Design ArbTop, start of the top module:
module ArbTop #(
    parameter   FIFO_DEPTH = 8,
    parameter   WIDTH = 64
)(
    input                       CLK,
    input                       ASynReset_N,
    input                       i_DataValid_A, i_DataValid_B, i_DataValid_C,
    input       [WIDTH-1:0]     i_DataIn_A,    i_DataIn_B,    i_DataIn_C,
    input                       i_DataGrant_D,
    output wire                 o_DataValid_D,
    output wire [WIDTH-1:0]     o_DataOut_D,
    output wire                 o_DataGrant_A, o_DataGrant_B, o_DataGrant_C
);
clock: 1.72 ns
lec_check: 0
cap_margin: 20
core_margin: 2
core_utilization: 72
cts_cluster_diameter: 395
cts_cluster_size: 15
place_density_lb_addon: 0.04
setup_slack_margin: 0.5
slew_margin: 20
run.sh (not shown) runs the stock make flow with config.mk's settings and CLKGATE_MAP_FILE=.
The first run completed and failed the layout checks on negative setup slack.
Next try:
Settings changed: CORE_UTILIZATION 72 to 67, CTS_CLUSTER_DIAMETER 395 to not set, CTS_CLUSTER_SIZE 15 to not set, PLACE_DENSITY_LB_ADDON 0.04 to not set, SETUP_SLACK_MARGIN 0.5 to not set.
Clock period 1.72 ns to 2.74 ns, I/O delays scaled along.
Outcome: The new run reached the layout checks and failed them: negative setup slack; global-route usage decreases by 8.8 points; cell area came out lower by a few percent; combinational power drops by well over a third; cell count came out lower by a few percent; power went down by a quarter to a third; non-clock buffer count came out lower by 261; sequential share of layout area grows by 1.6 points; utilization decreases by 9.2 points; synthesized area stays the same.
Next try:
Settings changed: CAP_MARGIN 20 to 40, CORE_ASPECT_RATIO set to 0.9, CORE_UTILIZATION 67 to 72, CTS_CLUSTER_DIAMETER set to 396, CTS_CLUSTER_SIZE set to 17, PLACE_DENSITY_LB_ADDON set to 0.0, SETUP_SLACK_MARGIN set to 0.79, TNS_END_PERCENT set to 10.
=>
- The changed run produced a layout that fails on negative setup slack
- synthesized cell count is unchanged
- first-iteration DRC count is higher by 36%
- setup slack hardly moves
- power is lower by 9.9%
- clock-buffer cell count is lower by 38
- sequential power is about the same
- global-route usage is higher by 3.3 points
- sequential share of layout area is higher by 1.2 points

* * *

ArbTop again, from the RTL that the note above started with.
clock: 1.72 ns
lec_check: 0
cap_margin: 20
core_margin: 2
core_utilization: 72
cts_cluster_diameter: 364
cts_cluster_size: 15
hold_slack_margin: 0.29
place_density_lb_addon: 0.04
setup_slack_margin: 0.24
slew_margin: 40
The starting point finished with negative setup slack left.
Rerun with:
CORE_UTILIZATION = 68   (was 72)
CTS_CLUSTER_DIAMETER = default   (was 364)
CTS_CLUSTER_SIZE = default   (was 15)
HOLD_SLACK_MARGIN = default   (was 0.29)
PLACE_DENSITY_LB_ADDON = default   (was 0.04)
SETUP_SLACK_MARGIN = default   (was 0.24)
SLEW_MARGIN = 20   (was 40)
clock period = 3.15 ns   (was 1.72 ns; I/O delays follow)
After rerunning: The new run produced a layout that fails on negative setup slack. Combinational power drops by about 65%. Final area drops by 6.2%. Final cell count drops by 7.0%. Register-to-register slack improves by 2.1 ns.
Rerun with:
CORE_UTILIZATION = 30   (was 68)
clock period = 8.97 ns   (was 3.15 ns; I/O delays follow)
Effect: The new run passed the timing, design-rule and antenna checks; global-route usage fell by 19 points; wire length came out higher by about 5%; final area fell by about 2.5%.

* * *

## run 1
Starting RTL as in the previous note.
export LEC_CHECK = 0
export ABC_AREA = 1
export CAP_MARGIN = 40
export CORE_MARGIN = 2
export CORE_UTILIZATION = 72
export CTS_CLUSTER_DIAMETER = 360
export CTS_CLUSTER_SIZE = 18
export HOLD_SLACK_MARGIN = 0.29
export PLACE_DENSITY_LB_ADDON = 0.08
export SETUP_SLACK_MARGIN = 0.02
export SLEW_MARGIN = 20
create_clock -name core_clock -period 2.74 [get_ports {CLK}]
Although run 1 finished all stages, its layout failed final checks on negative setup slack.
Inputs modified between run 1 and run 2:
Settings: clearing CTS_CLUSTER_DIAMETER, which used to be 360; swapping 0.02 for -0.21 in SETUP_SLACK_MARGIN; clearing PLACE_DENSITY_LB_ADDON, which used to be 0.08; clearing ABC_AREA, which used to be 1; clearing HOLD_SLACK_MARGIN, which used to be 0.29; putting TNS_END_PERCENT at 80 where nothing was set.
## What came out
In the reports for run 1 and run 2, the smaller share of the clock period used by the worst path belongs to run 1. Run 2: combinational share of power 3.5 points below run 1. Number of H-tree levels ends up higher on run 2. Setup WNS run 1 -> run 2: worse. Run 2: flow complete, layout not clean; failing: negative setup slack.
Input-level comparison between run 3 and run 2:
Settings: setting ABC_AREA to 1 for the first time; removing TNS_END_PERCENT (formerly 80); changing CAP_MARGIN from 40 to 20; removing SETUP_SLACK_MARGIN (formerly -0.21); setting CTS_CLUSTER_DIAMETER to 221 for the first time; removing CTS_CLUSTER_SIZE (formerly 18).
Findings:
- No crash in run 3: every stage finished, but the layout fails its final checks due to negative setup slack.
- Looking only at final instance area, and setting everything else aside, the higher value of run 3 and run 2 goes to run 3.
- Cmp run 3 and run 2 / normalized max-slew margin / lower: run 3
- Run 3 ends up with a layout clock buffer count that is 0.50% lower than in run 2.
- Run 3 vs. run 2: final period demand of the worst path went down by 0.15 ns.
- Sequential cell area essentially unchanged between run 3 and run 2.
- Synthesis area per yosys is lower on run 2
- Register share after synthesis: run 3 < run 2
- Clock power across run 3 and run 2: no real change.

* * *

## red
ArbTop again, from the RTL that the note above started with.
// ArbTop
module ArbTop #(
    parameter   FIFO_DEPTH = 8,
    parameter   WIDTH = 64
)(
    input                       CLK,
    input                       ASynReset_N,
    input                       i_DataValid_A, i_DataValid_B, i_DataValid_C,
    input       [WIDTH-1:0]     i_DataIn_A,    i_DataIn_B,    i_DataIn_C,
    input                       i_DataGrant_D,
    output wire                 o_DataValid_D,
    output wire [WIDTH-1:0]     o_DataOut_D,
    output wire                 o_DataGrant_A, o_DataGrant_B, o_DataGrant_C
);
wire                SynReset_N;
wire  [2:0]         arb_req, arb_grant;
wire                PassA_DataVld, PassB_DataVld, PassC_DataVld;
wire  [WIDTH-1:0]   PassA_Data,    PassB_Data,    PassC_Data;
assign {o_DataGrant_C, o_DataGrant_B, o_DataGrant_A} = arb_grant;
assign o_DataValid_D = (PassA_DataVld || PassB_DataVld || PassC_DataVld);
assign o_DataOut_D = PassA_DataVld ? PassA_Data :
                     PassB_DataVld ? PassB_Data :
                     PassC_DataVld ? PassC_Data :
                     0;
RstGen u_RstGen(
    .clk        ( CLK           ),
    .asrst_n    ( ASynReset_N   ),
    .srst_n     ( SynReset_N    )
);
RoundRobinArbiter u_RoundRobinArbiter(
    .clk        ( CLK           ),
    .asrst      ( ~SynReset_N   ),
    .en         ( i_DataGrant_D ),
    .req_vld    ( arb_req       ),
    .o_grant    ( arb_grant     )
);
SyncFIFO_Bypass #(
    .DEPTH      ( FIFO_DEPTH    ),
  ...
Settings: LEC_CHECK=0, ABC_AREA=0, CAP_MARGIN=20, CELL_PAD_IN_SITES_DETAIL_PLACEMENT=2, CORE_MARGIN=2, CORE_UTILIZATION=40, MAX_ROUTING_LAYER=met4, MIN_ROUTING_LAYER=met2, SLEW_MARGIN=20; clock period 4.05 ns.
red had finished all stages when the layout checks came back failing, citing setup timing.
The following lists how blue was set up differently from red:
Settings: CELL_PAD_IN_SITES_DETAIL_PLACEMENT no longer set, was 2; SLEW_MARGIN now 0, was 20; CTS_CLUSTER_SIZE now 31, previously not set; MIN_ROUTING_LAYER no longer set, was met2; CAP_MARGIN now 10, was 20; ABC_AREA no longer set, was 0; PLACE_DENSITY now 0.37, previously not set; CORE_UTILIZATION now 72, was 40; CTS_CLUSTER_DIAMETER now 88, previously not set; MAX_ROUTING_LAYER no longer set, was met4; SETUP_SLACK_MARGIN now 0.49, previously not set.
Relative to red, the largest voltage drop on the vdd net of blue is higher by about 3%. [blue] post-layout worst setup margin rose 0.58 ns relative to red. blue ended with every stage complete and zero timing, DRC or antenna violations. In the flow results for blue and red, the transition time of the tightest slew-check pin is smaller on blue. Per the comparison of blue with red, fraction of area in registers +4.4 points, combinational share of power rose by 1.8 points. | area occupied by multi-input gates | blue vs red | about 1.6% higher |.
--- input diff blue..green ---
Settings: changing SLEW_MARGIN from 0 to 20; changing CAP_MARGIN from 10 to 20; changing CORE_UTILIZATION from 72 to 40; removing CTS_CLUSTER_SIZE (formerly 31); removing CTS_CLUSTER_DIAMETER (formerly 88); removing SETUP_SLACK_MARGIN (formerly 0.49); removing PLACE_DENSITY (formerly 0.37); changing the clock period (ns, I/O delays scaled along) from 4.05 to 4.93.
==> results <==
- green vs blue: sequential power down by more than 10%
- As far as number of library cell types mapped by synthesis goes, green and blue are indistinguishable; the numbers are identical.
- Per the comparison of green with blue, relative contribution of combinational cells to total power has decreased; met3 usage has decreased; worst setup margin has decreased; global-route usage has decreased.
- Count of plain and timing-repair buffers (blue / green): 1.11
- green: worst slew slack as a fraction of its limit 2.3 points above blue
- When the final numbers for green and blue were put side by side, the clock power turned out to be greater in green.
For orange, these inputs were changed with respect to green:
Settings: ABC_AREA: unset -> 1; CORE_UTILIZATION: 40 -> 72; the clock period (ns, I/O delays scaled along): 4.93 -> 2.74.
### Flow results
Diff green -> orange: pin count of the biggest net entering global routing rose about 40%; remaining design rule violation count about even; global-route wire length before repair rose 15%. Of orange and green, it is orange that has the higher met2 usage. Summary of orange over green: detailed placement HPWL has increased; buffer count excluding the clock tree in the final layout rose 179; non-clock inverter instance count of the final layout moved up; yosys stat chip area moved up. Higher well-tap cell count among orange and green: green. orange -> stages 100% | layout checks FAIL | setup timing. Diff green -> orange | area of all placed cells without fillers | up by a few percent.

* * *

job 708:
Starting RTL as in the previous note.
export LEC_CHECK = 0
export ABC_AREA = 1
export CAP_MARGIN = 20
export CELL_PAD_IN_SITES_DETAIL_PLACEMENT = 1
export CORE_MARGIN = 5
export CORE_UTILIZATION = 40
export CTS_CLUSTER_SIZE = 67
export GPL_ROUTABILITY_DRIVEN = 1
export SETUP_SLACK_MARGIN = 0.61
export SLEW_MARGIN = 25
export TNS_END_PERCENT = 10
create_clock -name core_clock -period 6.0 [get_ports {CLK}]
Inputs modified between job 708 and job 6805:
- swapping 5 for 2 in CORE_MARGIN
- clearing CTS_CLUSTER_SIZE, which used to be 67
- clearing TNS_END_PERCENT, which used to be 10
- clearing ABC_AREA, which used to be 1
- clearing GPL_ROUTABILITY_DRIVEN, which used to be 1
- clearing CELL_PAD_IN_SITES_DETAIL_PLACEMENT, which used to be 1
- swapping 0.61 for -0.24 in SETUP_SLACK_MARGIN
- swapping 25 for 20 in SLEW_MARGIN
- swapping 6.0 for 4.93 in the clock period (ns, I/O delays scaled along)
==> comparison <==
Job 6805: no failed stages, no open violations at the end. The final reports for job 6805 and job 708 show insertion delay at the late pin of the worst-skew pair higher in the former. Note that the number of distinct library cells after synthesis recorded for job 708 amounts to 0.55 times the value seen in job 6805. Delta(area growth from synthesis to layout, job 6805 - job 708) > 0. Job 708 and job 6805 ended up with roughly the same area taken by flip-flops and latches.
Edits applied to the flow inputs when going from job 6805 to job 2546:
- SETUP_SLACK_MARGIN: -0.24 -> unset
- CORE_UTILIZATION: 40 -> 66
- the clock period (ns, I/O delays scaled along): 4.93 -> 2.74
- The worst voltage drop across the vdd grid in job 2546 is 1.9 times that in job 6805.
- Side by side, number of non-clock buffers in the layout turned out higher in job 2546 than in job 6805.
- Clock transition at the registers of the reported paths delta (job 6805 -> job 2546): insignificant
- Diff job 6805 -> job 2546: worst hold slack -0.16 ns; critical path depth higher; clock share of power went down 1.9 points.
- When the final numbers for job 6805 and job 2546 were put side by side, the final cell count turned out to be smaller in job 2546.
- Power density over the cells was lower in the run labelled job 6805.
- Job 2546: all stages done; final checks FAILED (setup timing).
- Going from job 6805 to job 2546, the area overhead of the layout relative to synthesis was found to have gone up by 5.8 points.
- Clock skew: job 2546 vs job 6805 — no meaningful difference
- Looking at initial antenna violation count across job 6805 and job 2546, the one that comes out lower is job 2546.
Input changes introduced in job 9422 (baseline for comparison: job 2546):
- swapping 66 for 40 in CORE_UTILIZATION
- swapping 2.74 for 6.0 in the clock period (ns, I/O delays scaled along)
==> results <==
Diff job 2546 and job 9422: pre-placement core utilization higher in job 2546. Job 9422 ended up with a lower design area than job 2546 did. What job 9422 reported for total power has to be multiplied by 2.2 to get the figure for job 2546. Taking job 2546 over job 9422, the combinational gate area ratio works out to 1.11. Of job 2546 and job 9422, job 9422 shows the higher share of total power in sequential cells, with job 2546 below it. Relative area change from synthesis to final layout for job 9422 is lower than for job 2546. First-pass GRT wire length, job 2546 and job 9422: lower on job 9422. Relative to job 2546, portion of the clock cycle consumed by the worst path in the final layout decreased by 28 points in job 9422. Job 9422 ran to completion and came out clean on the timing, design-rule and antenna checks.

* * *

ArbTop again, from the RTL that the note above started with.
==> flow/design.v (excerpt) <==
module ArbTop #(
    parameter   FIFO_DEPTH = 8,
    parameter   WIDTH = 64
)(
    input                       CLK,
    input                       ASynReset_N,
    input                       i_DataValid_A, i_DataValid_B, i_DataValid_C,
    input       [WIDTH-1:0]     i_DataIn_A,    i_DataIn_B,    i_DataIn_C,
    input                       i_DataGrant_D,
    output wire                 o_DataValid_D,
    output wire [WIDTH-1:0]     o_DataOut_D,
    output wire                 o_DataGrant_A, o_DataGrant_B, o_DataGrant_C
);
wire                SynReset_N;
wire  [2:0]         arb_req, arb_grant;
wire                PassA_DataVld, PassB_DataVld, PassC_DataVld;
wire  [WIDTH-1:0]   PassA_Data,    PassB_Data,    PassC_Data;
assign {o_DataGrant_C, o_DataGrant_B, o_DataGrant_A} = arb_grant;
assign o_DataValid_D = (PassA_DataVld || PassB_DataVld || PassC_DataVld);
assign o_DataOut_D = PassA_DataVld ? PassA_Data :
                     PassB_DataVld ? PassB_Data :
                     PassC_DataVld ? PassC_Data :
                     0;
RstGen u_RstGen(
    .clk        ( CLK           ),
    .asrst_n    ( ASynReset_N   ),
    .srst_n     ( SynReset_N    )
);
RoundRobinArbiter u_RoundRobinArbiter(
    .clk        ( CLK           ),
    .asrst      ( ~SynReset_N   ),
    .en         ( i_DataGrant_D ),
    .req_vld    ( arb_req       ),
    .o_grant    ( arb_grant     )
);
SyncFIFO_Bypass #(
    .DEPTH      ( FIFO_DEPTH    ),
    .WIDTH      ( WIDTH         )
) u_PassA (
    .CLK        ( CLK           ),
    .Reset      ( ~SynReset_N   ),
    .i_Grant    ( arb_grant[0]  ),
    .i_WrEn     ( i_DataValid_A ),
    .i_WrData   ( i_DataIn_A    ),
    .o_Grant    ( arb_req[0]    ),
    .o_Valid    ( PassA_DataVld ),
    .o_Data     ( PassA_Data    )
);
SyncFIFO_Bypass #(
    .DEPTH      ( FIFO_DEPTH    ),
    .WIDTH      ( WIDTH         )
) u_PassB (
    .CLK        ( CLK           ),
    .Reset      ( ~SynReset_N   ),
    .i_Grant    ( arb_grant[1]  ),
  ...
clock: 1.72 ns
lec_check: 0
cap_margin: 20
core_margin: 2
core_utilization: 72
cts_cluster_size: 15
setup_slack_margin: 0.24
slew_margin: 20
The baseline stopped in 5_1_grt.
Change:
Settings changed: CORE_UTILIZATION 72 to 70, CTS_CLUSTER_SIZE 15 to not set, SETUP_SLACK_MARGIN 0.24 to 0.97.
Clock period 1.72 ns to 3.35 ns, I/O delays scaled along.
Result: With this change the flow ran to the end with violations: max-slew violations, negative setup slack. Synthesized cell count is unchanged. Die size is higher by a few percent. Area after synthesis is unchanged.
Change:
Settings changed: CORE_MARGIN 2 to 5, CORE_UTILIZATION 70 to 40, CTS_CLUSTER_SIZE set to 67, GPL_ROUTABILITY_DRIVEN set to 0, SETUP_SLACK_MARGIN 0.97 to not set.
Clock period 3.35 ns to 6.0 ns, I/O delays scaled along.
After rerunning: This time the run passed the timing, design-rule and antenna checks; worst setup slack is better by 1.5 ns; die size increases by 80%; total power is lower by 49%; design area goes down by 10%; area after synthesis is unchanged; core utilization drops by 46 points; cell count grows by about 7%; non-clock buffer count shrinks by 426; global-route usage went down by 20 points; via count went down by about 28%; clock skew drops by 0.021 ns.
Change:
Settings changed: ABC_AREA set to 1, CELL_PAD_IN_SITES_DETAIL_PLACEMENT set to 1, CELL_PAD_IN_SITES_GLOBAL_PLACEMENT set to 2, GPL_ROUTABILITY_DRIVEN 0 to 1, HOLD_SLACK_MARGIN set to 0.07, SETUP_SLACK_MARGIN set to 0.92, SLEW_MARGIN 20 to 25, TNS_END_PERCENT set to 10.
Result: Total power is higher by a few percent. Routed wire length is higher by about a fifth. Worst hold slack is better by 0.18 ns. Register-to-register slack is worse by 0.12 ns. Sequential power stays flat. Global-route usage is higher by 2.8 points. Cell area is higher slightly. Non-clock buffer count is higher by 5. Cell count is higher by a quarter to a third. Utilization is about the same. Worst setup slack is better by 0.15 ns.
Change:
Settings changed: CELL_PAD_IN_SITES_DETAIL_PLACEMENT 1 to not set, CELL_PAD_IN_SITES_GLOBAL_PLACEMENT 2 to not set, CORE_MARGIN 5 to 2, CORE_UTILIZATION 40 to 63, CTS_CLUSTER_SIZE 67 to not set, GPL_ROUTABILITY_DRIVEN 1 to not set, HOLD_SLACK_MARGIN 0.07 to not set, PLACE_DENSITY set to 0.42, SETUP_SLACK_MARGIN 0.92 to not set, SLEW_MARGIN 25 to 20, TNS_END_PERCENT 10 to not set.
Clock period 6.0 ns to 3.09 ns, I/O delays scaled along.
Now the flow reached the layout checks and failed them: negative setup slack. Routed wire length came out lower by 16%. Total power came out higher by 89%. Via count came out higher by 1.1%.
Power and IR drop assume default switching activity.
